`design.v`:
```
module ALU(Zero, ALU_Result, InputData1, InputData2, shamt, ALU_Control);
input [31:0] InputData1, InputData2;
input [4:0] shamt;
input [3:0] ALU_Control;
output Zero;
output reg [31:0] ALU_Result;
assign Zero = (ALU_Result == 0) ? 1 : 0;
always @ (*)
begin
	case(ALU_Control)
		4'd1: begin 
			ALU_Result <= InputData1+InputData2;
		       end
		4'd2: begin 
			ALU_Result <= InputData1-InputData2;
		       end
		4'd3: begin 
			ALU_Result <= InputData2 << shamt;
		       end
		4'd4: begin 
			ALU_Result <= InputData2 >> shamt;
		       end
		4'd5: begin 
			ALU_Result <= InputData1&InputData2;
		       end
		4'd6: begin 
			ALU_Result <= InputData1|InputData2;
		       end
		4'd7: begin 
			ALU_Result <= ~(InputData1|InputData2);
		       end
		4'd8: begin 
			ALU_Result <= (InputData1<InputData2)? 1 : 0;
		       end
		4'd9: begin
			ALU_Result <= (InputData1 < InputData2);
		       end
		default: ALU_Result <= 0;
	endcase
end
endmodule
module ALU_Controller(ALU_Control,ALUOP,Function);
output reg [3:0] ALU_Control;
input wire [5:0] ALUOP;
input wire [5:0] Function;
always @ (*)
begin
	ALU_Control = 4'd0;	 
	case(ALUOP)
		6'h0:  
		begin
			case(Function)
				6'h20: ALU_Control = 4'd1;	 
				6'h22: ALU_Control = 4'd2;	 
				6'h0: ALU_Control = 4'd3;	 
				6'h2: ALU_Control = 4'd4;	 
				6'h24: ALU_Control = 4'd5;	 
				6'h25: ALU_Control = 4'd6;	 
				6'h27: ALU_Control = 4'd7;	 
				6'h2B: ALU_Control = 4'd8;	 
				6'h2A: ALU_Control = 4'd9;	 
			endcase
		end
		6'h8: ALU_Control = 4'd1;	 
		6'h23: ALU_Control = 4'd1;	 
		6'h21: ALU_Control = 4'd1;	 
		6'h25: ALU_Control = 4'd1;	 
		6'h2B: ALU_Control = 4'd1;	 
		6'hC : ALU_Control = 4'd5;	 
		6'hD : ALU_Control = 4'd6;	 
		6'h4 : ALU_Control = 4'd2;	 
	endcase
end  
endmodule
module SignExtender(ExtendedValue,HalfWord,Unsigned);
output reg [31:0]ExtendedValue;
input wire [15:0]HalfWord;
input wire Unsigned;
always @ (*) begin
	ExtendedValue[15:0] <= HalfWord;
	if(Unsigned==1)
		ExtendedValue[31:16] <= 0;
	else
		ExtendedValue[31:16] <= { 16 { HalfWord[15] } };
end
endmodule
module control_unit (
			beq, shift, aluSrc, regDst, memToReg,
			regWrite, memWrite, memRead, loadFullWord, loadSigned,
			instrOpCode, instrFunct);
	input [5:0] instrOpCode, instrFunct;
	output beq, shift, aluSrc, regDst, memToReg;
	output regWrite, memWrite, memRead, loadFullWord, loadSigned;
	assign beq = (instrOpCode == 6'h4);  
	assign shift = (instrOpCode == 6'h0) & (instrFunct == 6'h0 | instrFunct == 6'h2);  
	assign aluSrc = (instrOpCode == 6'h23 | instrOpCode == 6'h2B		 
			| instrOpCode == 6'h21 | instrOpCode == 6'h25		 
			| instrOpCode == 6'h8);					 
	assign regDst = ~aluSrc;
	assign regWrite = (instrOpCode != 6'h2B & instrOpCode != 6'h4);  
	assign memWrite = (instrOpCode == 6'h2B);  
	assign memRead = (instrOpCode == 6'h23 | instrOpCode == 6'h21 | instrOpCode == 6'h25);
	assign loadFullWord = (instrOpCode == 6'h23);
	assign loadSigned = (instrOpCode == 6'h23 | instrOpCode == 6'h21);
	assign memToReg = memRead;
endmodule
module fwd_unit(fwdA, fwdB,
		instrRs_E, instrRt_E, writeReg_M, writeReg_WB, regWrite_M, regWrite_WB);
	input [4:0] instrRs_E, instrRt_E, writeReg_M, writeReg_WB;
	input regWrite_M, regWrite_WB;
	output [1:0] fwdA, fwdB;
	wire fwd_ALU_A, fwd_Full_A;
	wire fwd_ALU_B, fwd_Full_B;
	wire fwd_ALU, fwd_Full;
	assign fwdA = { fwd_ALU_A, fwd_Full_A };
	assign fwdB = { fwd_ALU_B, fwd_Full_B };
	assign fwd_ALU = regWrite_M & (writeReg_M != 5'd0);
	assign fwd_Full = regWrite_WB & (writeReg_WB != 5'd0);
	assign fwd_ALU_A = fwd_ALU & (instrRs_E == writeReg_M);
	assign fwd_ALU_B = fwd_ALU & (instrRt_E == writeReg_M);
	assign fwd_Full_A = fwd_Full & (instrRs_E == writeReg_WB) & ~fwd_ALU_A;
	assign fwd_Full_B = fwd_Full & (instrRt_E == writeReg_WB) & ~fwd_ALU_B;
endmodule
module mux_4_x_32 (out, in0, in1, in2, in3, defaultWire, sel);
	input [1:0] sel;
	input [31:0] in0, in1, in2, in3, defaultWire;
	output reg [31:0] out;
	always @(*) begin
		case (sel)
			00: out <= in0;
			01: out <= in1;
			10: out <= in2;
			11: out <= in3;
			default: out <= defaultWire;
		endcase
	end
endmodule
module register_32 (wordOut, wordIn, write, reset, clk);
	input write, reset, clk;
	input [31:0] wordIn;
	output reg [31:0] wordOut;
	always @(posedge clk, posedge reset) begin
		if(reset) wordOut <= 32'd0;
		else if(write) wordOut <= wordIn;
	end
endmodule
module register_5 (wordOut, wordIn, write, reset, clk);
	input write, reset, clk;
	input [4:0] wordIn;
	output reg [4:0] wordOut;
	always @(posedge clk, posedge reset) begin
		if(reset) wordOut <= 4'd0;
		else if(write) wordOut <= wordIn;
	end
endmodule
module D_FlipFlop (bitOut, bitIn, write, reset, clk);
	input write, reset, clk;
	input bitIn;
	output reg bitOut;
	always @(posedge clk, posedge reset) begin
		if(reset) bitOut <= 1'd0;
		else if(write) bitOut <= bitIn;
	end
endmodule
module IF_ID_ppreg (instrOut, pcPlus4Out, instrIn, pcPlus4In, write, reset, clk);
	input write, reset, clk;
	input [31:0] instrIn, pcPlus4In;
	output [31:0] instrOut, pcPlus4Out;
	register_32 instrReg (instrOut, instrIn, write, reset, clk);
	register_32 pcPlus4Reg (pcPlus4Out, pcPlus4In, write, reset, clk);
endmodule
module ID_EXE_ppreg (
	pcPlus4Out, pcPlus4In, syscallOut, syscallIn,
	instrRsOut, instrRsIn, instrRtOut, instrRtIn, instrRdOut, instrRdIn,
	imm32Out, imm32In, shamtOut, shamtIn,
	regData1Out, regData1In, regData2Out, regData2In,
	aluOpOut, aluOpIn, aluSrcOut, aluSrcIn, shiftOut, shiftIn,
	regDstOut, regDstIn, regWriteOut, regWriteIn,
	branchOut, branchIn, memToRegOut, memToRegIn,
	memWriteOut, memWriteIn, memReadOut, memReadIn,
	loadFullWordOut, loadFullWordIn, loadSignedOut, loadSignedIn,
	write, reset, clk);
	input write, reset, clk;
	input [31:0] pcPlus4In, imm32In, regData1In, regData2In;
	input [4:0] instrRsIn, instrRtIn, instrRdIn, shamtIn;
	input [3:0] aluOpIn;
	input aluSrcIn, shiftIn, regDstIn, regWriteIn, branchIn, memToRegIn;
	input memWriteIn, memReadIn, loadFullWordIn, loadSignedIn;
	input syscallIn;
	output [31:0] pcPlus4Out, imm32Out, regData1Out, regData2Out;
	output [4:0] instrRsOut, instrRtOut, instrRdOut, shamtOut;
	output [3:0] aluOpOut;
	output aluSrcOut, shiftOut, regDstOut, regWriteOut, branchOut, memToRegOut;
	output memWriteOut, memReadOut, loadFullWordOut, loadSignedOut;
	output syscallOut;
	wire [4:0] aluOpIn5, aluOpOut5;
	assign aluOpOut = aluOpOut5[3:0];
	assign aluOpIn5 = { 1'd0, aluOpIn };
	register_32 pcPlus4Reg (pcPlus4Out, pcPlus4In, write, reset, clk);
	register_32 imm32Reg (imm32Out, imm32In, write, reset, clk);
	register_32 regData1Reg (regData1Out, regData1In, write, reset, clk);
	register_32 regData2Reg (regData2Out, regData2In, write, reset, clk);
	register_5 instrRsReg (instrRsOut, instrRsIn, write, reset, clk);
	register_5 instrRtReg (instrRtOut, instrRtIn, write, reset, clk);
	register_5 instrRdReg (instrRdOut, instrRdIn, write, reset, clk);
	register_5 shamtReg (shamtOut, shamtIn, write, reset, clk);
	register_5 aluOpReg (aluOpOut5, aluOpIn5, write, reset, clk);
	D_FlipFlop aluSrcFF	(aluSrcOut, aluSrcIn, write, reset, clk);
	D_FlipFlop shiftFF	(shiftOut, shiftIn, write, reset, clk);
	D_FlipFlop regDstFF	(regDstOut, regDstIn, write, reset, clk);
	D_FlipFlop regWriteFF	(regWriteOut, regWriteIn, write, reset, clk);
	D_FlipFlop branchFF	(branchOut, branchIn, write, reset, clk);
	D_FlipFlop memToRegFF	(memToRegOut, memToRegIn, write, reset, clk);
	D_FlipFlop memWriteFF	(memWriteOut, memWriteIn, write, reset, clk);
	D_FlipFlop memReadFF	(memReadOut, memReadIn, write, reset, clk);
	D_FlipFlop loadFullWord	(loadFullWordOut, loadFullWordIn, write, reset, clk);
	D_FlipFlop loadSignedFF	(loadSignedOut, loadSignedIn, write, reset, clk);
	D_FlipFlop syscallFF	(syscallOut, syscallIn, write, reset, clk);
endmodule
module EXE_MEM_ppreg (
	syscallOut, syscallIn,
	regData2Out, regData2In, aluResultOut, aluResultIn,
	writeRegOut, writeRegIn,
	regWriteOut, regWriteIn, memToRegOut, memToRegIn,
	memWriteOut, memWriteIn, memReadOut, memReadIn,
	loadFullWordOut, loadFullWordIn, loadSignedOut, loadSignedIn,
	write, reset, clk);
	input write, reset, clk;
	input [31:0] regData2In, aluResultIn;
	input [4:0] writeRegIn;
	input regWriteIn, memToRegIn;
	input memWriteIn, memReadIn, loadFullWordIn, loadSignedIn;
	input syscallIn;
	output [31:0] regData2Out, aluResultOut;
	output [4:0] writeRegOut;
	output regWriteOut, memToRegOut;
	output memWriteOut, memReadOut, loadFullWordOut, loadSignedOut;
	output syscallOut;
	register_32 regData2Reg (regData2Out, regData2In, write, reset, clk);
	register_32 aluResultReg (aluResultOut, aluResultIn, write, reset, clk);
	register_5 writeRegReg (writeRegOut, writeRegIn, write, reset, clk);
	D_FlipFlop regWriteFF	(regWriteOut, regWriteIn, write, reset, clk);
	D_FlipFlop memToRegFF	(memToRegOut, memToRegIn, write, reset, clk);
	D_FlipFlop memWriteFF	(memWriteOut, memWriteIn, write, reset, clk);
	D_FlipFlop memReadFF	(memReadOut, memReadIn, write, reset, clk);
	D_FlipFlop loadFullWord	(loadFullWordOut, loadFullWordIn, write, reset, clk);
	D_FlipFlop loadSignedFF	(loadSignedOut, loadSignedIn, write, reset, clk);
	D_FlipFlop syscallFF	(syscallOut, syscallIn, write, reset, clk);
endmodule
module MEM_WB_ppreg (
	syscallOut, syscallIn,
	memDataOut, memDataIn, aluResultOut, aluResultIn,
	writeRegOut, writeRegIn,
	regWriteOut, regWriteIn, memToRegOut, memToRegIn,
	write, reset, clk);
	input write, reset, clk;
	input [31:0] memDataIn, aluResultIn;
	input [4:0] writeRegIn;
	input regWriteIn, memToRegIn;
	input syscallIn;
	output [31:0] memDataOut, aluResultOut;
	output [4:0] writeRegOut;
	output regWriteOut, memToRegOut;
	output syscallOut;
	register_32 memDataReg (memDataOut, memDataIn, write, reset, clk);
	register_32 aluResultReg (aluResultOut, aluResultIn, write, reset, clk);
	register_5 writeRegReg (writeRegOut, writeRegIn, write, reset, clk);
	D_FlipFlop regWriteFF	(regWriteOut, regWriteIn, write, reset, clk);
	D_FlipFlop memToRegFF	(memToRegOut, memToRegIn, write, reset, clk);
	D_FlipFlop syscallFF	(syscallOut, syscallIn, write, reset, clk);
endmodule
module RegisterFile(ReadData1,ReadData2,ReadReg1,ReadReg2,WriteReg,WriteData,RegWriteSignal,clk);
    input [4:0] ReadReg1, ReadReg2, WriteReg;
    input [31:0] WriteData;
    input clk, RegWriteSignal;
    output [31:0] ReadData1, ReadData2;
    reg [31:0] Registers[31:0];
	assign ReadData1 = (ReadReg1 == 0) ? 32'd0 : Registers[ReadReg1];
	assign ReadData2 = (ReadReg2 == 0) ? 32'd0 : Registers[ReadReg2];
    always @ (posedge clk)
    begin
        if(RegWriteSignal==1)
            Registers[WriteReg] <= WriteData; 
    end
endmodule
module mips_core (
	input         clk,
	input         rst,           
	output [31:0] imem_addr,     
	input  [31:0] imem_rdata,    
	output [31:0] dmem_addr,     
	output [31:0] dmem_wdata,    
	output        dmem_we,       
	input  [31:0] dmem_rdata,    
	output        halt           
);
	wire pipeReset = rst;
	wire pipeWrite = 1'b1;
	wire syscall_D, syscall_E, syscall_M, syscall_W;
	wire [31:0] pcValue, pcNext;
	wire [31:0] pcPlus4_F, pcPlus4_D, pcPlus4_E;
	wire [31:0] pcOffsetNextInst_E;
	wire pcSrc;
	wire [31:0] instruction, instruction_D;
	wire [5:0] instrOpCode, instrFunct;
	wire [15:0] instrImm;
	wire [4:0] instrRs, instrRs_E;
	wire [4:0] instrRt, instrRt_E;
	wire [4:0] instrRd, instrRd_E;
	wire [4:0] instrShamt;
	wire [31:0] imm32_D, imm32_E;
	wire [31:0] regData1, regData1_E;
	wire [31:0] regData2, regData2_E, regData2_M;
	wire [31:0] writeData;
	wire [4:0] readReg1, readReg2;
	wire [4:0] writeReg_E, writeReg_M, writeReg;
	wire regWrite_D, regWrite_E, regWrite_M, regWrite;
	wire [31:0] aluOprd1, aluOprd2_FWD, aluOprd2;
	wire [4:0] aluShamt;
	wire [3:0] aluOp_D, aluOp;
	wire [31:0] aluResult, aluResult_M, aluResult_W;
	wire aluZero;
	wire [31:0] memDataOut, memDataOut_W;
	wire memWrite_D, memRead_D, loadFullWord_D, loadSigned_D;
	wire memWrite_E, memRead_E, loadFullWord_E, loadSigned_E;
	wire memWrite_M, memRead_M, loadFullWord_M, loadSigned_M;
	wire branch_D, aluSrc_D, regDst_D;
	wire branch_E, aluSrc_E, regDst_E;
	wire memToReg_D, memToReg_E, memToReg_M, memToReg_W;
	wire shift_D, shift_E;
	wire [1:0] fwdA, fwdB;
	assign pcPlus4_F = pcValue + 4;
	assign pcOffsetNextInst_E = pcPlus4_E + (imm32_E << 2);
	assign pcSrc = branch_E & aluZero;
	assign pcNext = pcSrc ? pcOffsetNextInst_E : pcPlus4_F;
	assign imem_addr = pcValue;
	assign instruction = imem_rdata;
	assign instrOpCode = instruction_D[31:26];
	assign instrRs = instruction_D[25:21];
	assign instrRt = instruction_D[20:16];
	assign instrRd = instruction_D[15:11];
	assign instrFunct = instruction_D[5:0];
	assign instrShamt = instruction_D[10:6];
	assign instrImm = instruction_D[15:0];
	assign syscall_D = (instruction_D == 32'h0000000c);
	SignExtender offsetSignExtender (imm32_D, instrImm, 1'b0);
	assign readReg1 = instrRs;
	assign readReg2 = instrRt;
	assign aluOprd2 = aluSrc_E ? imm32_E : aluOprd2_FWD;
	mux_4_x_32 aluOprd1_fwdMux (aluOprd1, regData1_E, writeData, aluResult_M, 32'd0, regData1_E, fwdA);
	mux_4_x_32 aluOprd2_fwdMux (aluOprd2_FWD, regData2_E, writeData, aluResult_M, 32'd0, regData2_E, fwdB);
	assign writeReg_E = regDst_E ? instrRd_E : instrRt_E;
	assign dmem_addr = aluResult_M;
	assign dmem_wdata = regData2_M;
	assign dmem_we = memWrite_M;
	assign memDataOut[15:0] = dmem_rdata[15:0];
	assign memDataOut[31:16] = loadFullWord_M ? dmem_rdata[31:16] :
				   loadSigned_M ? {16{dmem_rdata[15]}} : 16'd0;
	assign writeData = memToReg_W ? memDataOut_W : aluResult_W;
	assign halt = syscall_W;
	register_32	PC (pcValue, pcNext, pipeWrite, pipeReset, clk);
	RegisterFile	reg_file (regData1, regData2, readReg1, readReg2, writeReg, writeData, regWrite, clk);
	ALU		alu (aluZero, aluResult, aluOprd1, aluOprd2, aluShamt, aluOp);
	ALU_Controller	aluControl (aluOp_D, instrOpCode, instrFunct);
	control_unit	CU (branch_D, shift_D, aluSrc_D, regDst_D, memToReg_D, regWrite_D,
				memWrite_D, memRead_D, loadFullWord_D, loadSigned_D,
				instrOpCode, instrFunct);
	fwd_unit	FU (fwdA, fwdB, instrRs_E, instrRt_E, writeReg_M, writeReg, regWrite_M, regWrite);
	IF_ID_ppreg IF_ID (instruction_D, pcPlus4_D, instruction, pcPlus4_F, pipeWrite, pipeReset, clk);
	ID_EXE_ppreg ID_EXE (
		pcPlus4_E, pcPlus4_D, syscall_E, syscall_D,
		instrRs_E, instrRs, instrRt_E, instrRt, instrRd_E, instrRd,
		imm32_E, imm32_D, aluShamt, instrShamt,
		regData1_E, regData1, regData2_E, regData2,
		aluOp, aluOp_D, aluSrc_E, aluSrc_D, shift_E, shift_D,
		regDst_E, regDst_D, regWrite_E, regWrite_D, branch_E, branch_D, memToReg_E, memToReg_D,
		memWrite_E, memWrite_D, memRead_E, memRead_D,
		loadFullWord_E, loadFullWord_D, loadSigned_E, loadSigned_D,
		pipeWrite, pipeReset, clk);
	EXE_MEM_ppreg EXE_MEM (
		syscall_M, syscall_E,
		regData2_M, regData2_E, aluResult_M, aluResult,
		writeReg_M, writeReg_E,
		regWrite_M, regWrite_E, memToReg_M, memToReg_E,
		memWrite_M, memWrite_E, memRead_M, memRead_E,
		loadFullWord_M, loadFullWord_E, loadSigned_M, loadSigned_E,
		pipeWrite, pipeReset, clk);
	MEM_WB_ppreg MEM_WB (
		syscall_W, syscall_M,
		memDataOut_W, memDataOut, aluResult_W, aluResult_M,
		writeReg, writeReg_M,
		regWrite, regWrite_M, memToReg_W, memToReg_M,
		pipeWrite, pipeReset, clk);
endmodule
```
`run.sh`:
```
#!/bin/bash
# the make line also repeats each setting of config.mk as NAME=value (left out here)
make -C /OpenROAD-flow-scripts/flow DESIGN_CONFIG=/design/flow/config.mk WORK_HOME=/design/flow/orfs CLKGATE_MAP_FILE= finish
```
`config.mk`:
```
export PLATFORM = sky130hd
export DESIGN_NAME = mips_core
export DESIGN_NICKNAME = mips_core
export VERILOG_FILES = /design/flow/design.v
export SDC_FILE = /design/flow/constraint.sdc
export NUM_CORES = 4
export LEC_CHECK = 0
export ABC_AREA = 0
export CAP_MARGIN = 20
export CELL_PAD_IN_SITES_DETAIL_PLACEMENT = 0
export CORE_MARGIN = 2
export CORE_UTILIZATION = 69
export CTS_CLUSTER_DIAMETER = 397
export CTS_CLUSTER_SIZE = 46
export PLACE_DENSITY_LB_ADDON = 0.0
export SETUP_SLACK_MARGIN = 1.61
export SLEW_MARGIN = 35
```
`constraint.sdc`:
```
create_clock -name core_clock -period 5.81 [get_ports {clk}]
set_input_delay 1.1620 -clock core_clock [delete_from_list [all_inputs] [get_ports {clk}]]
set_output_delay 1.1620 -clock core_clock [all_outputs]
set_load 0.01 [all_outputs]
```
==> impl_metrics.py, run 1 <==
# Flow results
metrics = {
    "cts": {
        "cts_made_buffers": 36,
        "htree_levels": 2,
        "clock_path_buffers": 3,
        "cts_root_buf": "clkbuf_16",
        "cts.sinks": 1402,
        "ctsHoldBuffers": 0,
    },
    "synth": {
        "post_synth_num_cell_types": 93,
        "ys_cells": 4479,
        "synth_top_flop_cell": "edfxtp_1",
        "synthesis.instances": 4479,
        "synth_area_sq_mm": 0.0700,
        "synth.top_cell.area_share": 0.439,
        "ys_warn_count": 8,
        "ys_sh_simple": 0.0599,
        "top_logic_kind": "multiplexers",
        "syn_avg_cell_area_sq_um": 15.6,
        "async_flop_share": 0.270,
        "xor_share": 0.0109,
        "ys_sh_aoi": 0.0626,
        "ys_area_sq_mm": 0.0700,
        "ys_seq_frac": 0.574,
        "netlist_top_cells_count": "edfxtp_1, mux4_2, dfrtp_1",
        "mux_area_frac": 0.243,
        "most_common_cell": "edfxtp_1",
        "area_leaders": "edfxtp_1, mux4_2, dfrtp_1",
        "edf_count": 1024,
        "ys_sh_adder": 0.0243,
        "synth_flops": 1402,
        "synth_nets": 4679,
        "top_area_cell": "edfxtp_1",
    },
    "grt": {
        "overflow": 1,
        "gr-usage-all-layers": 0.736,
    },
    "placement": {
        "dp_hpwl_um": 200000,
        "place.gp.congestion": 1.12,
        "portBuffers": 163,
    },
    "die": {
        "pin_count": 164,
        "initial_core_util": 0.698,
        "die_x_um": 323,
        "die-area_sq_mm": 0.104,
        "die.size.y_um": 323,
        "rows": 116,
        "core-area_sq_mm": 0.100,
    },
    "status": {
        "firstError": "[ERROR GRT-0232] Routing congestion too high. Check the congestion heatmap in the GUI.",
        "failing_step": "global routing",
        "status": "aborted with a tool error",
    },
}
repair_timing:
item,4_1_cts
endpoints found under the setup margin,63
setup buffers,58
gates cloned,2
gates resized,227
pin swaps,83
routing by layer:
layer,global-route usage,GRT overflow
met2,0.877,1
met4,0.716,0
met3,0.599,0
met5,0.464,0
met1,0.736,0
metrics by stage:
| step | std cells | setup slack [ns] | cell area, sq um | power, mW | utilization |
|---|---|---|---|---|---|
| after floorplan | 4479 | -0.430 | 70500 | 15.7 | - |
| after global placement | 6381 | -0.909 | 78200 | 19.0 | 0.780 |
| after detailed placement | 6399 | -1.23 | 78700 | 19.5 | 0.785 |
| after CTS | 6517 | -0.881 | 81300 | 24.1 | 0.811 |
==> run 2, diff against run 1 <==
Settings changed: ABC_AREA 0 to default, CAP_MARGIN 20 to 35, CELL_PAD_IN_SITES_DETAIL_PLACEMENT 0 to default, CORE_UTILIZATION 69 to 66, CTS_CLUSTER_DIAMETER 397 to default, CTS_CLUSTER_SIZE 46 to 52, HOLD_SLACK_MARGIN from default to 0.28, PLACE_DENSITY_LB_ADDON 0.0 to default, SETUP_SLACK_MARGIN 1.61 to 1.27, SLEW_MARGIN 35 to 20.
Clock period 5.81 ns to 5.06 ns, I/O delays scaled along.
==> impl_metrics.py, run 2 <==
# Flow results
metrics = {
    "status": {
        "status": "aborted with a tool error",
        "failing_step": "global routing",
        "firstError": "[ERROR GRT-0232] Routing congestion too high. Check the congestion heatmap in the GUI.",
    },
    "placement": {
        "dp_cells": 6598,
        "post-place-ws_ns": -1.91,
        "dpl_cell_area_sq_mm": 0.0801,
        "dp_hpwl_um": 192000,
        "place.gp.congestion": 1.12,
        "portBuffers": 163,
    },
    "synth": {
        "synth_flops": 1402,
        "edf_count": 1024,
        "synthesis.instances": 4479,
        "netlist_top_cells_count": "edfxtp_1, mux4_2, dfrtp_1",
        "syn_avg_cell_area_sq_um": 15.6,
        "ys_cells": 4479,
        "ys_sh_aoi": 0.0626,
        "async_flop_share": 0.270,
        "ys_warn_count": 8,
        "xor_share": 0.0109,
        "mux_area_frac": 0.243,
        "ys_seq_frac": 0.574,
        "top_area_cell": "edfxtp_1",
        "ys_sh_simple": 0.0599,
        "post_synth_num_cell_types": 93,
        "ys_sh_adder": 0.0243,
        "synth_nets": 4679,
        "synth.top_cell.area_share": 0.439,
        "area_leaders": "edfxtp_1, mux4_2, dfrtp_1",
        "synth_area_sq_mm": 0.0700,
        "synth_top_flop_cell": "edfxtp_1",
        "top_logic_kind": "multiplexers",
        "most_common_cell": "edfxtp_1",
        "ys_area_sq_mm": 0.0700,
    },
    "cts": {
        "cts_made_buffers": 142,
        "cts.sinks": 1402,
        "ctsHoldBuffers": 0,
        "cts_root_buf": "clkbuf_16",
        "clock_path_buffers": 3,
        "htree_levels": 4,
    },
    "die": {
        "rows": 119,
        "die.size.y_um": 330,
        "die_x_um": 330,
        "initial_core_util": 0.665,
        "pin_count": 164,
        "core-area_sq_mm": 0.105,
        "die-area_sq_mm": 0.109,
    },
    "grt": {
        "overflow": 539,
        "gr-usage-all-layers": 0.852,
    },
}
run 2: what timing repair did:
action,CTS
cloned,3
gates resized,189
pin swaps,82
setup endpoints to repair,66
buffers inserted,62
run 2: stage by stage:
stage	TNS (ns)	hold WS (ns)
3_3_place_gp	-51.37	0.332
4_1_cts	-54.26	0.348
3_5_place_dp	-65.31	0.335
2_1_floorplan	-421.56	0.331
run 2: per-layer routing:
layer | GRT usage | overflow
met5 | 0.540 | 7
met4 | 0.821 | 201
met2 | 0.953 | 269
met1 | 0.860 | 31
met3 | 0.771 | 31
==> run 3, diff against run 2 <==
Settings changed: CAP_MARGIN 35 to 5, CORE_UTILIZATION 66 to 72, CTS_CLUSTER_DIAMETER from default to 97, CTS_CLUSTER_SIZE 52 to 41, HOLD_SLACK_MARGIN 0.28 to default, PLACE_DENSITY from default to 0.65, SETUP_SLACK_MARGIN 1.27 to 0.51.
Clock period 5.06 ns to 3.55 ns, I/O delays scaled along.
==> impl_metrics.py, run 3 <==
# Flow results
metrics = {
    "status": {
        "status": "aborted with a tool error",
        "failing_step": "clock tree synthesis",
        "firstError": "[ERROR DPL-0033] detailed placement checks failed during check placement.",
    },
    "synth": {
        "post_synth_num_cell_types": 93,
        "async_flop_share": 0.270,
        "most_common_cell": "edfxtp_1",
        "syn_avg_cell_area_sq_um": 15.6,
        "top_logic_kind": "multiplexers",
        "ys_sh_aoi": 0.0626,
        "edf_count": 1024,
        "top_area_cell": "edfxtp_1",
        "ys_sh_adder": 0.0243,
        "area_leaders": "edfxtp_1, mux4_2, dfrtp_1",
        "netlist_top_cells_count": "edfxtp_1, mux4_2, dfrtp_1",
        "ys_seq_frac": 0.574,
        "synth_area_sq_mm": 0.0700,
        "ys_area_sq_mm": 0.0700,
        "ys_cells": 4479,
        "mux_area_frac": 0.243,
        "synth.top_cell.area_share": 0.439,
        "synth_top_flop_cell": "edfxtp_1",
        "ys_warn_count": 8,
        "synth_flops": 1402,
        "ys_sh_simple": 0.0599,
        "synth_nets": 4679,
        "synthesis.instances": 4479,
        "xor_share": 0.0109,
    },
    "die": {
        "pin_count": 164,
        "die.size.y_um": 316,
        "rows": 114,
        "die-area_sq_mm": 0.0998,
        "die_x_um": 316,
        "initial_core_util": 0.725,
        "core-area_sq_mm": 0.0966,
    },
    "placement": {
        "post-place-ws_ns": -3.73,
        "portBuffers": 163,
        "place.gp.congestion": 1.16,
        "dp_hpwl_um": 228000,
    },
}
## run 3: stage by stage
stage	power [mW]	cells	hold WS, ns	cell area, sq um
floorplan	25.7	4479	0.331	70400
global placement	31.6	6637	0.332	81200
detailed placement	32.9	6637	0.336	81200
==> run 4, diff against run 3 <==
Settings changed: CAP_MARGIN 5 to 20, CORE_UTILIZATION 72 to 40, CTS_CLUSTER_DIAMETER 97 to default, CTS_CLUSTER_SIZE 41 to default, PLACE_DENSITY 0.65 to default, SETUP_SLACK_MARGIN 0.51 to 0.07.
Clock period 3.55 ns to 9.11 ns, I/O delays scaled along.
==> impl_metrics.py, run 4 <==
# Synthesis and PnR figures
metrics = {
    "power": {
        "irDropWorstVdd_mv": 0.211,
        "maxPowerGroup": "registers",
        "p_sw_mw": 5.17,
        "clock_power_share": 0.349,
        "sw_frac_of_total": 0.295,
        "p_per_area_mw_per_mm2": 220,
        "p_seq_mw": 7.93,
        "finalPower_mw": 17.5,
        "comb_power_share": 0.198,
        "power.internal_mw": 12.3,
        "comb_power_mw": 3.47,
        "p_leak_nw": 28.3,
        "pg_clk_mw": 6.11,
        "seq_power_share": 0.453,
    },
    "cts": {
        "htree_levels": 4,
        "cts_made_buffers": 151,
        "cts.sinks": 1402,
        "insertion_delay_ns": 0.83,
        "postCtsSetupBuffers": 0,
        "ctsResizeCount": 0,
        "cts.reportedPaths.clkPinSlew_ns": 0.06,
        "clock_path_buffers": 3,
        "ctsHoldBuffers": 0,
        "cts_tree": "yes",
        "cts_root_buf": "clkbuf_16",
    },
    "synth": {
        "mux_area_frac": 0.243,
        "most_common_cell": "edfxtp_1",
        "synthesis.instances": 4479,
        "top_logic_kind": "multiplexers",
        "synth.top_cell.area_share": 0.439,
        "synth_flops": 1402,
        "synth_nets": 4679,
        "ys_sh_aoi": 0.0626,
        "ys_warn_count": 8,
        "top_area_cell": "edfxtp_1",
        "syn_avg_cell_area_sq_um": 15.6,
        "ys_area_sq_mm": 0.0700,
        "xor_share": 0.0109,
        "netlist_top_cells_count": "edfxtp_1, mux4_2, dfrtp_1",
        "synth_area_sq_mm": 0.0700,
        "ys_cells": 4479,
        "async_flop_share": 0.270,
        "ys_sh_simple": 0.0599,
        "area_leaders": "edfxtp_1, mux4_2, dfrtp_1",
        "synth_top_flop_cell": "edfxtp_1",
        "post_synth_num_cell_types": 93,
        "edf_count": 1024,
        "ys_sh_adder": 0.0243,
        "ys_seq_frac": 0.574,
    },
    "critical_path": {
        "r2r_setup_slack_ns": 0.60,
        "crit_chain": "or3_4, nor3_2, or4_2, buf_4, nor3_1, o31ai_1, ha_1, or3_1, nor3_1, nand3_1, o41ai_1, a21o_1, nor4b_1, o21ai_0, o2bb2ai_1, o311ai_0, nand2_1, a2111oi_0, o2111ai_1, nor4_4, buf_12, mux2_2",
        "cp.depth": 22,
        "crit_path_frequent_cell": "nor3_1",
        "timing.rr.start": "MEM_WB.writeRegReg.wordOut[4]",
        "worstPathRequired_ns": 9.80,
        "cp-startpoint": "MEM_WB.writeRegReg.wordOut[4]",
        "cp_data_arrival_time_ns": 9.19,
        "critPathMaxStageDelay_ns": 0.77,
        "cpMaxStageDelayCell": "o31ai_1",
        "crit_path_end_kind": "register",
        "r2r_cells": 22,
        "cp_num_buf_inv": 2,
        "path_max_fanout": 45,
        "cpLargestDelayFamily": "simple AND/OR/NAND/NOR gates",
        "crit_type": "reg -> reg",
        "endpoint": "PC.wordOut[1]",
        "r2r-end": "PC.wordOut[1]",
        "start_kind": "register",
    },
    "timing": {
        "hold_viol": 0,
        "tightest_slew_ns": 1.10,
        "max_freq_mhz": 118,
        "slew_viol_final": 0,
        "fin_crit_ns": 8.51,
        "setup-violations-final": 0,
        "rsz0062_at_grt": "false",
        "tns_ns": 0,
        "relSlewSlack": 0.251,
        "period_used_share": 0.934,
        "finClkSkew_ns": 0.0442,
        "hold-worst-slack_ns": 0.342,
    },
    "detailed_routing": {
        "vias_per_cell": 6.33,
        "drt_wl_total_um": 234000,
        "met3_length_um": 18900,
        "dr.pass1.iters": 7,
        "first_iter_violations": 5926,
        "detail_route.wl_per_cell_um": 33.1,
        "highest_layer": "met5",
        "wl_met2_um": 113000,
        "wl_met1_um": 90800,
        "ant_nets": 0,
        "num_vias": 44687,
        "drc": 0,
    },
    "flow_run": {
        "warnings": 102,
        "maxCapViolations": 0,
    },
    "hold_path": {
        "hp-class": "reg -> reg",
        "whs_path_depth": 0,
        "min-delay-start": "IF_ID.pcPlus4Reg.wordOut[23]",
        "holdPathEnd": "ID_EXE.pcPlus4Reg.wordOut[23]",
    },
    "die": {
        "core-area_sq_mm": 0.174,
        "die-area_sq_mm": 0.178,
        "die.size.y_um": 422,
        "rows": 153,
        "die_x_um": 422,
        "pin_count": 164,
        "initial_core_util": 0.403,
    },
    "placement": {
        "dpl_cell_area_sq_mm": 0.0747,
        "portBuffers": 163,
        "place.gp.congestion": 1.03,
        "dp_hpwl_um": 147000,
    },
    "grt": {
        "grt_pass1_wl_um": 332000,
        "gr-usage-all-layers": 0.260,
        "antenna_found_initial": 6,
        "grt_pass1_vias": 44574,
        "overflow": 0,
        "grt_max_degree": 133,
    },
    "cells_and_area": {
        "design_area_sq_mm": 0.0796,
        "nets": 4821,
        "n_fill_cell": 15111,
        "area.growth.synth_to_final_pct": 13.7,
    },
    "status": {
        "status": "complete, no violations",
    },
}
## run 4: final cells by class
| type | count | area [sq um] | share of cell area |
|---|---|---|---|
| sequential | 1402 | 40200 | 0.505 |
| multi-input combinational | 2625 | 28300 | 0.356 |
| clock buffer | 196 | 4130 | 0.0519 |
| tap | 2325 | 2910 | 0.0365 |
| timing repair buffer | 290 | 2670 | 0.0336 |
| clock inverter | 73 | 762 | 0.00957 |
| inverter | 151 | 571 | 0.00717 |
| antenna | 3 | 7.51 | 0.0000943 |
## run 4: metal layers
layer | up-vias | global-route usage
met5 | - | 0
met4 | 2 | 0.109
met3 | 545 | 0.0477
met2 | 2342 | 0.426
met1 | 23528 | 0.342
li1 | 18270 | -
## run 4: stage by stage
step,cells,utilization,setup slack [ns]
floorplan,4479,-,2.21
detailed placement,6793,0.430,0.876
finish,7065,0.458,0.604
CTS,7062,0.458,0.841
global route,7063,0.458,0.166
global placement,6793,0.430,1.05
==> run 5, diff against run 4 <==
Settings changed: CORE_UTILIZATION 40 to 62, CTS_CLUSTER_SIZE from default to 97, SETUP_SLACK_MARGIN 0.07 to default.
Clock period 9.11 ns to 13.4 ns, I/O delays scaled along.
==> impl_metrics.py, run 5 <==
# Synthesis and PnR figures
metrics = {
    "critical_path": {
        "crit_type": "reg -> reg",
        "cpLargestDelayFamily": "simple AND/OR/NAND/NOR gates",
        "critPathMaxStageDelay_ns": 0.99,
        "cp-startpoint": "MEM_WB.writeRegReg.wordOut[3]",
        "cp.depth": 25,
        "path_max_fanout": 55,
        "cp_num_buf_inv": 3,
        "r2r_cells": 25,
        "cp_data_arrival_time_ns": 9.51,
        "start_kind": "register",
        "crit_path_frequent_cell": "nand3_1",
        "r2r-end": "PC.wordOut[0]",
        "r2r_setup_slack_ns": 4.55,
        "endpoint": "PC.wordOut[0]",
        "worstPathRequired_ns": 14.06,
        "cpMaxStageDelayCell": "a2111oi_0",
        "timing.rr.start": "MEM_WB.writeRegReg.wordOut[3]",
        "crit_path_end_kind": "register",
    },
    "grt": {
        "overflow": 0,
        "antenna_found_initial": 10,
        "grt_pass1_wl_um": 342000,
        "grt_max_degree": 120,
        "gr-usage-all-layers": 0.418,
        "grt_pass1_vias": 46747,
    },
    "synth": {
        "synth_top_flop_cell": "edfxtp_1",
        "netlist_top_cells_count": "edfxtp_1, mux4_2, dfrtp_1",
        "synth.top_cell.area_share": 0.439,
        "post_synth_num_cell_types": 93,
        "synthesis.instances": 4479,
        "ys_sh_simple": 0.0599,
        "synth_nets": 4679,
        "ys_sh_aoi": 0.0626,
        "syn_avg_cell_area_sq_um": 15.6,
        "ys_sh_adder": 0.0243,
        "synth_flops": 1402,
        "top_logic_kind": "multiplexers",
        "ys_area_sq_mm": 0.0700,
        "async_flop_share": 0.270,
        "top_area_cell": "edfxtp_1",
        "ys_seq_frac": 0.574,
        "area_leaders": "edfxtp_1, mux4_2, dfrtp_1",
        "ys_cells": 4479,
        "mux_area_frac": 0.243,
        "synth_area_sq_mm": 0.0700,
        "xor_share": 0.0109,
        "ys_warn_count": 8,
        "edf_count": 1024,
        "most_common_cell": "edfxtp_1",
    },
    "timing": {
        "tightest_slew_ns": 1.13,
        "tns_ns": 0,
        "slew_viol_final": 0,
        "finClkSkew_ns": 0.0444,
        "period_used_share": 0.660,
        "fin_crit_ns": 8.85,
        "hold_viol": 0,
        "max_freq_mhz": 113,
        "setup-violations-final": 0,
        "rsz0062_at_grt": "false",
        "relSlewSlack": 0.238,
    },
    "cts": {
        "cts_tree": "yes",
        "ctsHoldBuffers": 0,
        "htree_levels": 4,
        "cts_made_buffers": 144,
        "cts.reportedPaths.clkPinSlew_ns": 0.06,
        "postCtsSetupBuffers": 0,
        "ctsResizeCount": 0,
        "cts_root_buf": "clkbuf_16",
        "clock_path_buffers": 3,
        "insertion_delay_ns": 0.80,
        "cts.sinks": 1402,
    },
    "die": {
        "initial_core_util": 0.624,
        "rows": 123,
        "pin_count": 164,
        "core-area_sq_mm": 0.112,
        "die_x_um": 340,
        "die-area_sq_mm": 0.116,
        "die.size.y_um": 340,
    },
    "cells_and_area": {
        "nets": 4810,
        "final_core_util": 0.699,
        "area.growth.synth_to_final_pct": 12.0,
        "n_fill_cell": 7052,
    },
    "power": {
        "p_per_area_mw_per_mm2": 151,
        "finalPower_mw": 11.8,
        "comb_power_mw": 2.41,
        "power.internal_mw": 8.26,
        "p_seq_mw": 5.37,
        "maxPowerGroup": "registers",
        "sw_frac_of_total": 0.301,
        "irDropWorstVdd_mv": 0.212,
        "p_leak_nw": 28.2,
        "comb_power_share": 0.204,
        "seq_power_share": 0.455,
        "pg_clk_mw": 4.04,
        "p_sw_mw": 3.55,
        "clock_power_share": 0.342,
    },
    "hold_path": {
        "holdPathEnd": "ID_EXE.pcPlus4Reg.wordOut[23]",
        "min-delay-start": "IF_ID.pcPlus4Reg.wordOut[23]",
        "hp-class": "reg -> reg",
        "whs_path_depth": 0,
    },
    "placement": {
        "portBuffers": 163,
        "place.gp.congestion": 1.02,
        "dp_hpwl_um": 141000,
    },
    "flow_run": {
        "maxCapViolations": 0,
        "warnings": 107,
    },
    "detailed_routing": {
        "drt_wl_total_um": 238000,
        "detail_route.wl_per_cell_um": 38.3,
        "vias_per_cell": 7.59,
        "num_vias": 47231,
        "first_iter_violations": 7603,
        "dr.pass1.iters": 6,
        "drc": 0,
        "ant_nets": 0,
    },
    "status": {
        "status": "complete, no violations",
    },
}
## run 5: final cells by class
type / count / area (sq um) / share of cell area
flip-flops and latches: 1402 / 40300 / 0.513
multi-input cells: 2625 / 28300 / 0.361
clock buffers: 182 / 3840 / 0.0489
repair buffers: 286 / 2650 / 0.0337
well taps: 1500 / 1880 / 0.0239
clock inverters: 77 / 867 / 0.0111
inverters: 151 / 574 / 0.00733
diodes: 3 / 7.51 / 0.0000958
## run 5: per-layer routing
| metal | GRT usage | up-vias | part of all wire |
|---|---|---|---|
| met5 | 0 | - | 0.00029 |
| met4 | 0.204 | 12 | 0.058 |
| met3 | 0.113 | 848 | 0.13 |
| met2 | 0.633 | 4132 | 0.46 |
| met1 | 0.570 | 23996 | 0.35 |
| li1 | - | 18243 | - |
## run 5: stage by stage
stage | std cells | worst slack (ns) | area (sq um) | hold WS [ns]
6_report | 6226 | 4.55 | 78400 | 0.338
5_1_grt | 6223 | 4.12 | 78400 | 0.352
4_1_cts | 6220 | 4.73 | 78300 | 0.345
3_5_place_dp | 5961 | 4.79 | 73600 | 0.335
3_3_place_gp | 5961 | 4.89 | 73600 | 0.331
2_1_floorplan | 4479 | 0.219 | 70000 | 0.331
==> run 6, diff against run 5 <==
Settings changed: ABC_AREA from default to 0, CELL_PAD_IN_SITES_DETAIL_PLACEMENT from default to 0, CORE_MARGIN 2 to 3, CORE_UTILIZATION 62 to 66, CTS_CLUSTER_SIZE 97 to default, SLEW_MARGIN 20 to 35.
Clock period 13.4 ns to 5.91 ns, I/O delays scaled along.
==> impl_metrics.py, run 6 <==
# Flow results
metrics = {
    "placement": {
        "dp_hpwl_um": 190000,
        "dp_cells": 6378,
        "portBuffers": 163,
        "place.gp.congestion": 1.10,
        "dpl_cell_area_sq_mm": 0.0783,
        "post-place-ws_ns": -1.54,
    },
    "synth": {
        "synth.top_cell.area_share": 0.439,
        "synth_area_sq_mm": 0.0700,
        "syn_avg_cell_area_sq_um": 15.6,
        "ys_warn_count": 8,
        "ys_sh_simple": 0.0599,
        "async_flop_share": 0.270,
        "top_logic_kind": "multiplexers",
        "ys_sh_aoi": 0.0626,
        "synth_nets": 4679,
        "xor_share": 0.0109,
        "post_synth_num_cell_types": 93,
        "mux_area_frac": 0.243,
        "ys_seq_frac": 0.574,
        "synth_flops": 1402,
        "ys_cells": 4479,
        "netlist_top_cells_count": "edfxtp_1, mux4_2, dfrtp_1",
        "most_common_cell": "edfxtp_1",
        "ys_sh_adder": 0.0243,
        "ys_area_sq_mm": 0.0700,
        "synthesis.instances": 4479,
        "synth_top_flop_cell": "edfxtp_1",
        "edf_count": 1024,
        "top_area_cell": "edfxtp_1",
        "area_leaders": "edfxtp_1, mux4_2, dfrtp_1",
    },
    "die": {
        "die.size.y_um": 332,
        "die_x_um": 332,
        "initial_core_util": 0.671,
        "die-area_sq_mm": 0.110,
        "rows": 118,
        "core-area_sq_mm": 0.104,
        "pin_count": 164,
    },
    "status": {
        "status": "aborted with a tool error",
        "failing_step": "global routing",
    },
    "cts": {
        "htree_levels": 4,
        "cts_made_buffers": 143,
        "cts_root_buf": "clkbuf_16",
        "clock_path_buffers": 3,
        "cts.sinks": 1402,
    },
}
[run 6: what timing repair did]
item                       4_1_cts
setup endpoints to repair       43
buffers inserted                28
hold buffers                     0
gates resized                  118
gates cloned                     2
pin swaps                       44
==> run 7, diff against run 6 <==
Settings changed: ABC_AREA 0 to default, CELL_PAD_IN_SITES_DETAIL_PLACEMENT 0 to default, CORE_ASPECT_RATIO from default to 0.65, CORE_MARGIN 3 to 2, CORE_UTILIZATION 66 to 56, CTS_CLUSTER_DIAMETER from default to 245, GPL_TIMING_DRIVEN from default to 1, MAX_ROUTING_LAYER from default to met5, PLACE_DENSITY_LB_ADDON from default to 0.05, SETUP_SLACK_MARGIN from default to 0.59, SLEW_MARGIN 35 to 5.
Clock period 5.91 ns to 11.4 ns, I/O delays scaled along.
==> impl_metrics.py, run 7 <==
# Synthesis and PnR figures
metrics = {
    "power": {
        "power.internal_mw": 9.59,
        "clock_power_share": 0.330,
        "irDropWorstVdd_mv": 0.155,
        "p_leak_nw": 28.1,
        "seq_power_share": 0.460,
        "p_per_area_mw_per_mm2": 176,
        "pg_clk_mw": 4.54,
        "p_seq_mw": 6.33,
        "maxPowerGroup": "registers",
        "p_sw_mw": 4.17,
        "sw_frac_of_total": 0.303,
        "comb_power_share": 0.210,
        "comb_power_mw": 2.89,
    },
    "critical_path": {
        "cpLargestDelayFamily": "simple AND/OR/NAND/NOR gates",
        "crit_path_end_kind": "register",
        "crit_chain": "or3_4, nor3_2, or4_2, buf_4, nor3_1, o31ai_1, ha_1, and4_1, a221oi_1, a2111oi_0, buf_4, nor3_1, o21bai_1, a221o_1, a21oi_1, nor4b_1, o221ai_1, or3b_2, and4b_1, nand3b_1, nor4_4, buf_4, mux2_2",
        "cp.depth": 23,
        "crit_type": "reg -> reg",
        "endpoint": "PC.wordOut[0]",
        "r2r_setup_slack_ns": 2.23,
        "critPathMaxStageDelay_ns": 0.82,
        "cp_data_arrival_time_ns": 9.84,
        "r2r-end": "PC.wordOut[0]",
        "r2r_cells": 23,
        "timing.rr.start": "MEM_WB.writeRegReg.wordOut[4]",
        "worstPathRequired_ns": 12.07,
        "path_max_fanout": 55,
        "cpMaxStageDelayCell": "o31ai_1",
        "cp_num_buf_inv": 3,
        "crit_path_frequent_cell": "buf_4",
        "cp-startpoint": "MEM_WB.writeRegReg.wordOut[4]",
        "start_kind": "register",
    },
    "timing": {
        "rsz0062_at_grt": "false",
        "hold_viol": 0,
        "finClkSkew_ns": 0.0363,
        "slew_viol_final": 0,
        "finalWorstSetupSlack_ns": 2.23,
        "relSlewSlack": 0.0976,
        "tns_ns": 0,
        "max_freq_mhz": 109,
        "fin_crit_ns": 9.17,
        "period_used_share": 0.805,
        "tightest_slew_ns": 1.34,
        "setup-violations-final": 0,
        "hold-worst-slack_ns": 0.344,
    },
    "synth": {
        "ys_sh_simple": 0.0599,
        "async_flop_share": 0.270,
        "ys_sh_adder": 0.0243,
        "top_area_cell": "edfxtp_1",
        "edf_count": 1024,
        "ys_sh_aoi": 0.0626,
        "synthesis.instances": 4479,
        "most_common_cell": "edfxtp_1",
        "xor_share": 0.0109,
        "netlist_top_cells_count": "edfxtp_1, mux4_2, dfrtp_1",
        "top_logic_kind": "multiplexers",
        "synth.top_cell.area_share": 0.439,
        "ys_warn_count": 8,
        "ys_seq_frac": 0.574,
        "area_leaders": "edfxtp_1, mux4_2, dfrtp_1",
        "ys_area_sq_mm": 0.0700,
        "synth_top_flop_cell": "edfxtp_1",
        "syn_avg_cell_area_sq_um": 15.6,
        "mux_area_frac": 0.243,
        "synth_area_sq_mm": 0.0700,
        "post_synth_num_cell_types": 93,
        "synth_nets": 4679,
        "synth_flops": 1402,
        "ys_cells": 4479,
    },
    "cells_and_area": {
        "regArea_sq_mm": 0.0403,
        "nets": 4811,
        "final-comb-area_sq_mm": 0.0284,
        "n_fill_cell": 8878,
        "area.growth.synth_to_final_pct": 11.9,
    },
    "flow_run": {
        "maxCapViolations": 0,
        "warnings": 106,
    },
    "hold_path": {
        "whs_path_depth": 0,
        "holdPathEnd": "ID_EXE.pcPlus4Reg.wordOut[11]",
        "hp-class": "reg -> reg",
        "min-delay-start": "IF_ID.pcPlus4Reg.wordOut[11]",
    },
    "die": {
        "die.size.y_um": 289,
        "die-area_sq_mm": 0.128,
        "core-area_sq_mm": 0.124,
        "rows": 104,
        "pin_count": 164,
        "die_x_um": 443,
        "initial_core_util": 0.565,
    },
    "detailed_routing": {
        "num_vias": 46255,
        "drc": 0,
        "vias_per_cell": 7.27,
        "ant_nets": 0,
        "first_iter_violations": 7183,
        "detail_route.wl_per_cell_um": 37.6,
        "dr.pass1.iters": 6,
        "drt_wl_total_um": 239000,
    },
    "grt": {
        "grt_pass1_wl_um": 336000,
        "grt_pass1_vias": 44042,
        "gr-usage-all-layers": 0.376,
        "antenna_found_initial": 14,
        "grt_max_degree": 138,
        "overflow": 0,
    },
    "placement": {
        "portBuffers": 163,
        "dp_hpwl_um": 156000,
        "post-place-ws_ns": 2.64,
        "place.gp.congestion": 1.07,
    },
    "cts": {
        "htree_levels": 4,
        "ctsResizeCount": 0,
        "cts.reportedPaths.clkPinSlew_ns": 0.07,
        "cts_tree": "yes",
        "postCtsSetupBuffers": 0,
        "cts.sinks": 1402,
        "cts_root_buf": "clkbuf_16",
        "cts_made_buffers": 134,
        "ctsHoldBuffers": 0,
        "insertion_delay_ns": 0.80,
        "clock_path_buffers": 3,
    },
    "status": {
        "status": "complete, no violations",
    },
}
## run 7: layout make-up
cell class	instances	area share
Antenna cell	2	0.0000639
Clock buffer	169	0.0460
Timing Repair Buffer	297	0.0348
Inverter	151	0.00728
Clock inverter	76	0.0102
Multi-Input combinational cell	2625	0.362
Tap cell	1643	0.0262
Sequential cell	1402	0.514
## run 7: layer usage
metal / GRT usage / up-vias / wire (um)
met5: 0 / - / 66
met4: 0.132 / 10 / 8830
met3: 0.110 / 467 / 32200
met2: 0.525 / 3383 / 102000
met1: 0.566 / 24131 / 96500
li1: - / 18264 / -
## run 7: metrics by stage
stage                     power (mW)  instance area, sq um   util  cells
after floorplan                 7.95                 70000      -   4479
after global placement          9.20                 73900  0.597   6115
after detailed placement        9.21                 73900  0.597   6116
after CTS                       13.7                 78300  0.632   6361
after global routing            14.2                 78400  0.633   6363
final                           13.8                 78400  0.633   6365
==> run 8, diff against run 7 <==
Settings changed: ABC_AREA from default to 1, CELL_PAD_IN_SITES_DETAIL_PLACEMENT from default to 2, CELL_PAD_IN_SITES_GLOBAL_PLACEMENT from default to 0, CORE_ASPECT_RATIO 0.65 to 0.7, CORE_MARGIN 2 to 3, CORE_UTILIZATION 56 to 63, CTS_CLUSTER_DIAMETER 245 to default, GPL_ROUTABILITY_DRIVEN from default to 0, GPL_TIMING_DRIVEN 1 to 0, HOLD_SLACK_MARGIN from default to 0.06, PLACE_DENSITY_LB_ADDON 0.05 to 0.14, SETUP_SLACK_MARGIN 0.59 to -0.01, SLEW_MARGIN 5 to 25.
Clock period 11.4 ns to 11.1 ns, I/O delays scaled along.
==> impl_metrics.py, run 8 <==
# Flow results
metrics = {
    "synth": {
        "post_synth_num_cell_types": 59,
        "netlist_top_cells_count": "nor2_1, o21ai_0, edfxtp_1",
        "top_area_cell": "edfxtp_1",
        "async_flop_share": 0.270,
        "ys_seq_frac": 0.557,
        "ys_sh_adder": 0.0235,
        "synth_nets": 7839,
        "syn_avg_cell_area_sq_um": 9.45,
        "mux_area_frac": 0.00499,
        "ys_warn_count": 8,
        "ys_cells": 7639,
        "ys_sh_simple": 0.177,
        "synthesis.instances": 7639,
        "top_logic_kind": "AND-OR/OR-AND gates",
        "most_common_cell": "nor2_1",
        "area_leaders": "edfxtp_1, dfrtp_1, o21ai_0",
        "xor_share": 0.00862,
        "synth_area_sq_mm": 0.0722,
        "synth_flops": 1402,
        "synth.top_cell.area_share": 0.426,
        "synth_top_flop_cell": "edfxtp_1",
        "edf_count": 1024,
        "ys_sh_aoi": 0.178,
        "ys_area_sq_mm": 0.0722,
    },
    "die": {
        "initial_core_util": 0.638,
        "die_x_um": 410,
        "core-area_sq_mm": 0.113,
        "rows": 103,
        "die.size.y_um": 289,
        "die-area_sq_mm": 0.119,
        "pin_count": 164,
    },
    "status": {
        "failing_step": "detailed placement",
        "firstError": "[ERROR DPL-0033] detailed placement checks failed during check placement.",
        "status": "aborted with a tool error",
    },
    "placement": {
        "portBuffers": 163,
    },
}
## run 8: through the flow
step	total power [mW]	hold WS, ns	cells
3_3_place_gp	8.92	0.332	9324
2_1_floorplan	7.73	0.331	7639
==> run 9, diff against run 8 <==
Settings changed: ABC_AREA 1 to 0, CELL_PAD_IN_SITES_DETAIL_PLACEMENT 2 to 0, CELL_PAD_IN_SITES_GLOBAL_PLACEMENT 0 to default, CORE_ASPECT_RATIO 0.7 to default, CORE_MARGIN 3 to 2, CORE_UTILIZATION 63 to 70, CTS_CLUSTER_SIZE from default to 46, GPL_ROUTABILITY_DRIVEN 0 to default, GPL_TIMING_DRIVEN 0 to default, HOLD_SLACK_MARGIN 0.06 to default, MAX_ROUTING_LAYER met5 to default, PLACE_DENSITY_LB_ADDON 0.14 to default, SETUP_SLACK_MARGIN -0.01 to default, SLEW_MARGIN 25 to 35.
Clock period 11.1 ns to 5.53 ns, I/O delays scaled along.
==> impl_metrics.py, run 9 <==
# Flow results
metrics = {
    "synth": {
        "synthesis.instances": 4479,
        "ys_sh_simple": 0.0599,
        "mux_area_frac": 0.243,
        "ys_cells": 4479,
        "xor_share": 0.0109,
        "synth.top_cell.area_share": 0.439,
        "most_common_cell": "edfxtp_1",
        "ys_area_sq_mm": 0.0700,
        "netlist_top_cells_count": "edfxtp_1, mux4_2, dfrtp_1",
        "async_flop_share": 0.270,
        "synth_area_sq_mm": 0.0700,
        "synth_nets": 4679,
        "top_logic_kind": "multiplexers",
        "area_leaders": "edfxtp_1, mux4_2, dfrtp_1",
        "ys_seq_frac": 0.574,
        "syn_avg_cell_area_sq_um": 15.6,
        "post_synth_num_cell_types": 93,
        "edf_count": 1024,
        "top_area_cell": "edfxtp_1",
        "synth_flops": 1402,
        "synth_top_flop_cell": "edfxtp_1",
        "ys_warn_count": 8,
        "ys_sh_aoi": 0.0626,
        "ys_sh_adder": 0.0243,
    },
    "die": {
        "core-area_sq_mm": 0.0996,
        "initial_core_util": 0.703,
        "die-area_sq_mm": 0.103,
        "rows": 116,
        "pin_count": 164,
        "die.size.y_um": 320,
        "die_x_um": 320,
    },
    "placement": {
        "place.gp.congestion": 1.07,
        "dp_hpwl_um": 224000,
        "post-place-ws_ns": -1.94,
        "portBuffers": 163,
        "dpl_cell_area_sq_mm": 0.0795,
        "dp_cells": 6449,
    },
    "status": {
        "failing_step": "clock tree synthesis",
        "status": "aborted with a tool error",
        "firstError": "[ERROR DPL-0033] detailed placement checks failed during check placement.",
    },
}
## run 9: stage by stage
| step | setup TNS, ns | util | total power [mW] |
|---|---|---|---|
| 3_5_place_dp | -64.72 | 0.798 | 20.9 |
| 3_3_place_gp | -47.23 | 0.793 | 20.1 |
| 2_1_floorplan | -262.91 | - | 16.5 |
==> run 10, diff against run 9 <==
Settings changed: ABC_AREA 0 to 1, CELL_PAD_IN_SITES_DETAIL_PLACEMENT 0 to default, CELL_PAD_IN_SITES_GLOBAL_PLACEMENT from default to 2, CORE_MARGIN 2 to 6, CTS_CLUSTER_SIZE 46 to default, MIN_ROUTING_LAYER from default to met1, SETUP_SLACK_MARGIN from default to 1.5, SLEW_MARGIN 35 to 20.
Clock period 5.53 ns to 5.92 ns, I/O delays scaled along.
==> impl_metrics.py, run 10 <==
# Flow results
metrics = {
    "status": {
        "status": "aborted with a tool error",
        "failing_step": "global placement without I/O",
        "firstError": "[ERROR GPL-0301] Utilization 125.346 % exceeds 100%.",
    },
    "synth": {
        "ys_warn_count": 8,
        "synth_area_sq_mm": 0.0722,
        "xor_share": 0.00862,
        "netlist_top_cells_count": "nor2_1, o21ai_0, edfxtp_1",
        "ys_area_sq_mm": 0.0722,
        "mux_area_frac": 0.00499,
        "ys_sh_adder": 0.0235,
        "synth_nets": 7839,
        "post_synth_num_cell_types": 59,
        "edf_count": 1024,
        "ys_cells": 7639,
        "top_area_cell": "edfxtp_1",
        "most_common_cell": "nor2_1",
        "syn_avg_cell_area_sq_um": 9.45,
        "synth_top_flop_cell": "edfxtp_1",
        "ys_seq_frac": 0.557,
        "ys_sh_simple": 0.177,
        "synth.top_cell.area_share": 0.426,
        "top_logic_kind": "AND-OR/OR-AND gates",
        "synth_flops": 1402,
        "ys_sh_aoi": 0.178,
        "synthesis.instances": 7639,
        "area_leaders": "edfxtp_1, dfrtp_1, o21ai_0",
        "async_flop_share": 0.270,
    },
    "die": {
        "core-area_sq_mm": 0.102,
        "die-area_sq_mm": 0.111,
        "initial_core_util": 0.708,
        "rows": 117,
        "die.size.y_um": 333,
        "die_x_um": 333,
    },
}
==> run 11, diff against run 10 <==
Settings changed: ABC_AREA 1 to default, CELL_PAD_IN_SITES_GLOBAL_PLACEMENT 2 to default, CORE_MARGIN 6 to 2, CORE_UTILIZATION 70 to 72, CTS_CLUSTER_SIZE from default to 18, MIN_ROUTING_LAYER met1 to default, PLACE_DENSITY_LB_ADDON from default to 0.25, SETUP_SLACK_MARGIN 1.5 to default, SLEW_MARGIN 20 to 35.
Clock period 5.92 ns to 6.51 ns, I/O delays scaled along.
==> impl_metrics.py, run 11 <==
# Flow results
metrics = {
    "status": {
        "status": "aborted with a tool error",
        "failing_step": "global routing",
        "firstError": "[ERROR GRT-0232] Routing congestion too high. Check the congestion heatmap in the GUI.",
    },
    "cts": {
        "cts_made_buffers": 143,
        "htree_levels": 4,
        "cts.sinks": 1402,
        "cts_root_buf": "clkbuf_16",
        "clock_path_buffers": 3,
        "ctsHoldBuffers": 0,
    },
    "synth": {
        "synth_flops": 1402,
        "xor_share": 0.0109,
        "synth_area_sq_mm": 0.0700,
        "post_synth_num_cell_types": 93,
        "area_leaders": "edfxtp_1, mux4_2, dfrtp_1",
        "synth_top_flop_cell": "edfxtp_1",
        "ys_area_sq_mm": 0.0700,
        "ys_seq_frac": 0.574,
        "netlist_top_cells_count": "edfxtp_1, mux4_2, dfrtp_1",
        "top_area_cell": "edfxtp_1",
        "synth_nets": 4679,
        "ys_sh_simple": 0.0599,
        "top_logic_kind": "multiplexers",
        "syn_avg_cell_area_sq_um": 15.6,
        "ys_sh_aoi": 0.0626,
        "most_common_cell": "edfxtp_1",
        "synth.top_cell.area_share": 0.439,
        "mux_area_frac": 0.243,
        "async_flop_share": 0.270,
        "ys_warn_count": 8,
        "edf_count": 1024,
        "synthesis.instances": 4479,
        "ys_sh_adder": 0.0243,
        "ys_cells": 4479,
    },
    "placement": {
        "dp_hpwl_um": 179000,
        "place.gp.congestion": 1.10,
        "portBuffers": 163,
        "dpl_cell_area_sq_mm": 0.0760,
        "dp_cells": 6067,
    },
    "grt": {
        "gr-usage-all-layers": 0.767,
        "overflow": 40,
    },
    "die": {
        "initial_core_util": 0.725,
        "die_x_um": 316,
        "pin_count": 164,
        "rows": 114,
        "core-area_sq_mm": 0.0966,
        "die-area_sq_mm": 0.0998,
        "die.size.y_um": 316,
    },
}
## run 11: routing by layer
| layer | GRT overflow | GRT usage |
|---|---|---|
| met1 | 4 | 0.787 |
| met2 | 12 | 0.907 |
| met3 | 7 | 0.639 |
| met4 | 14 | 0.706 |
| met5 | 3 | 0.447 |
## run 11: stage by stage
step                setup WS, ns   util
floorplan                0.00595      -
detailed placement        -0.635  0.787
CTS                       -0.239  0.845
global placement          -0.412  0.786
## run 11: repair_timing
| item | CTS |
|---|---|
| setup buffers | 42 |
| pin swaps | 53 |
| cloned | 3 |
| endpoints found under the setup margin | 33 |
| gates resized | 155 |
==> run 12, diff against run 11 <==
Settings changed: ABC_AREA from default to 1, CELL_PAD_IN_SITES_DETAIL_PLACEMENT from default to 2, CORE_UTILIZATION 72 to 61, CTS_CLUSTER_SIZE 18 to 63, GPL_ROUTABILITY_DRIVEN from default to 0, MAX_ROUTING_LAYER from default to met5, PLACE_DENSITY_LB_ADDON 0.25 to default, SETUP_SLACK_MARGIN from default to -0.51, SLEW_MARGIN 35 to 20.
Clock period 6.51 ns to 8.99 ns, I/O delays scaled along.
==> impl_metrics.py, run 12 <==
# Flow results
metrics = {
    "synth": {
        "xor_share": 0.00862,
        "ys_sh_adder": 0.0235,
        "synth_top_flop_cell": "edfxtp_1",
        "async_flop_share": 0.270,
        "synth_area_sq_mm": 0.0722,
        "area_leaders": "edfxtp_1, dfrtp_1, o21ai_0",
        "ys_cells": 7639,
        "most_common_cell": "nor2_1",
        "ys_sh_aoi": 0.178,
        "syn_avg_cell_area_sq_um": 9.45,
        "edf_count": 1024,
        "top_area_cell": "edfxtp_1",
        "ys_area_sq_mm": 0.0722,
        "ys_sh_simple": 0.177,
        "post_synth_num_cell_types": 59,
        "top_logic_kind": "AND-OR/OR-AND gates",
        "netlist_top_cells_count": "nor2_1, o21ai_0, edfxtp_1",
        "synth.top_cell.area_share": 0.426,
        "ys_seq_frac": 0.557,
        "synth_flops": 1402,
        "synth_nets": 7839,
        "mux_area_frac": 0.00499,
        "ys_warn_count": 8,
        "synthesis.instances": 7639,
    },
    "status": {
        "status": "aborted with a tool error",
        "firstError": "[ERROR DPL-0033] detailed placement checks failed during check placement.",
        "failing_step": "detailed placement",
    },
    "die": {
        "die.size.y_um": 348,
        "die-area_sq_mm": 0.121,
        "initial_core_util": 0.613,
        "core-area_sq_mm": 0.118,
        "pin_count": 164,
        "die_x_um": 348,
        "rows": 126,
    },
    "placement": {
        "portBuffers": 163,
    },
}
==> run 13, diff against run 12 <==
Settings changed: ABC_AREA 1 to default, CAP_MARGIN 20 to 35, CELL_PAD_IN_SITES_DETAIL_PLACEMENT 2 to default, CTS_CLUSTER_SIZE 63 to default, GPL_ROUTABILITY_DRIVEN 0 to default, MAX_ROUTING_LAYER met5 to default, SETUP_SLACK_MARGIN -0.51 to 1.7.
Clock period 8.99 ns to 6.69 ns, I/O delays scaled along.
==> impl_metrics.py, run 13 <==
# Synthesis and PnR figures
metrics = {
    "grt": {
        "gr-usage-all-layers": 0.476,
        "grt_max_degree": 136,
        "grt_pass1_wl_um": 389000,
        "antenna_found_initial": 17,
        "overflow": 0,
        "grt_pass1_vias": 51567,
    },
    "timing": {
        "slew_viol_final": 0,
        "period_used_share": 1.03,
        "max_freq_mhz": 145,
        "finClkSkew_ns": 0.0742,
        "setup-violations-final": 32,
        "tightest_slew_ns": 1.07,
        "finalWorstSetupSlack_ns": -0.188,
        "fin_crit_ns": 6.88,
        "tns_ns": -2.94,
        "hold_viol": 0,
        "rsz0062_at_grt": "true",
        "relSlewSlack": 0.287,
    },
    "power": {
        "p_seq_mw": 10.7,
        "irDropWorstVdd_mv": 0.405,
        "clock_power_share": 0.332,
        "pg_clk_mw": 8.54,
        "comb_power_share": 0.250,
        "p_sw_mw": 8.01,
        "seq_power_share": 0.418,
        "finalPower_mw": 25.7,
        "p_per_area_mw_per_mm2": 308,
        "maxPowerGroup": "registers",
        "sw_frac_of_total": 0.311,
        "power.internal_mw": 17.7,
        "p_leak_nw": 30.9,
        "comb_power_mw": 6.44,
    },
    "critical_path": {
        "crit_path_end_kind": "register",
        "critPathMaxStageDelay_ns": 0.62,
        "r2r-end": "EXE_MEM.aluResultReg.wordOut[6]",
        "cpLargestDelayFamily": "buffers and inverters",
        "crit_type": "reg -> reg",
        "r2r_cells": 38,
        "cp_data_arrival_time_ns": 7.52,
        "cp-startpoint": "ID_EXE.instrRtReg.wordOut[1]",
        "r2r_setup_slack_ns": -0.19,
        "cp.depth": 38,
        "cp_num_buf_inv": 24,
        "path_max_fanout": 6,
        "timing.rr.start": "ID_EXE.instrRtReg.wordOut[1]",
        "endpoint": "EXE_MEM.aluResultReg.wordOut[6]",
        "start_kind": "register",
        "crit_path_frequent_cell": "buf_4",
        "worstPathRequired_ns": 7.33,
        "cpMaxStageDelayCell": "nor4_4",
    },
    "hold_path": {
        "holdPathEnd": "ID_EXE.pcPlus4Reg.wordOut[14]",
        "whs_path_depth": 0,
        "hp-class": "reg -> reg",
        "min-delay-start": "IF_ID.pcPlus4Reg.wordOut[14]",
    },
    "synth": {
        "most_common_cell": "edfxtp_1",
        "post_synth_num_cell_types": 93,
        "syn_avg_cell_area_sq_um": 15.6,
        "synth_flops": 1402,
        "top_logic_kind": "multiplexers",
        "ys_sh_simple": 0.0599,
        "ys_sh_aoi": 0.0626,
        "top_area_cell": "edfxtp_1",
        "synth.top_cell.area_share": 0.439,
        "ys_cells": 4479,
        "ys_sh_adder": 0.0243,
        "ys_area_sq_mm": 0.0700,
        "async_flop_share": 0.270,
        "edf_count": 1024,
        "ys_warn_count": 8,
        "mux_area_frac": 0.243,
        "synth_area_sq_mm": 0.0700,
        "synth_nets": 4679,
        "synth_top_flop_cell": "edfxtp_1",
        "synthesis.instances": 4479,
        "xor_share": 0.0109,
        "ys_seq_frac": 0.574,
        "netlist_top_cells_count": "edfxtp_1, mux4_2, dfrtp_1",
        "area_leaders": "edfxtp_1, mux4_2, dfrtp_1",
    },
    "placement": {
        "post-place-ws_ns": -0.292,
        "dp_hpwl_um": 160000,
        "portBuffers": 163,
        "place.gp.congestion": 1.06,
    },
    "cells_and_area": {
        "area.growth.synth_to_final_pct": 19.4,
        "nets": 5257,
    },
    "cts": {
        "insertion_delay_ns": 0.82,
        "cts_root_buf": "clkbuf_16",
        "cts_made_buffers": 143,
        "cts.sinks": 1402,
        "htree_levels": 4,
        "cts.reportedPaths.clkPinSlew_ns": 0.07,
        "ctsHoldBuffers": 0,
        "clock_path_buffers": 3,
        "cts_tree": "yes",
    },
    "die": {
        "die_x_um": 343,
        "initial_core_util": 0.614,
        "rows": 124,
        "die-area_sq_mm": 0.118,
        "die.size.y_um": 343,
        "core-area_sq_mm": 0.114,
        "pin_count": 164,
    },
    "detailed_routing": {
        "first_iter_violations": 8681,
        "dr.pass1.iters": 8,
        "drt_wl_total_um": 281000,
        "num_vias": 52146,
        "drc": 0,
        "ant_nets": 0,
        "vias_per_cell": 7.79,
        "detail_route.wl_per_cell_um": 41.9,
    },
    "flow_run": {
        "warnings": 111,
        "maxCapViolations": 0,
    },
    "status": {
        "status": "finished with violations",
        "failed_checks": "negative setup slack",
    },
}
==> run 13: final cells by class <==
| type | count | area (sq um) |
|---|---|---|
| Antenna cell | 7 | 17.5 |
| Clock buffer | 185 | 3930 |
| Clock inverter | 78 | 912 |
| Fill cell | 6433 | 30400 |
| Inverter | 151 | 573 |
| Multi-Input combinational cell | 2625 | 29400 |
| Sequential cell | 1402 | 40300 |
| Tap cell | 1512 | 1890 |
| Timing Repair Buffer | 734 | 6660 |
==> run 13: per-layer routing <==
metal | GRT usage | wire, um
met5 | 0.00481 | 52
met4 | 0.300 | 23300
met3 | 0.156 | 41000
met2 | 0.724 | 127000
met1 | 0.595 | 89100
==> run 13: timing repair <==
action | in CTS | in global routing
setup buffers | 58 | 28
gates cloned | 4 | 0
endpoints found under the setup margin | 51 | 57
pin swaps | 48 | 68
resized | 103 | 118
==> run 13: per-stage QoR <==
step	util	cell area (sq um)	instances	hold WS, ns
finish	0.733	83600	6694	0.341
global route	0.733	83600	6687	0.351
CTS	0.723	82500	6638	0.345
detailed placement	0.672	76600	6313	0.335
global placement	0.671	76600	6312	0.332
floorplan	-	70300	4479	0.331
Power and IR drop assume default switching activity.
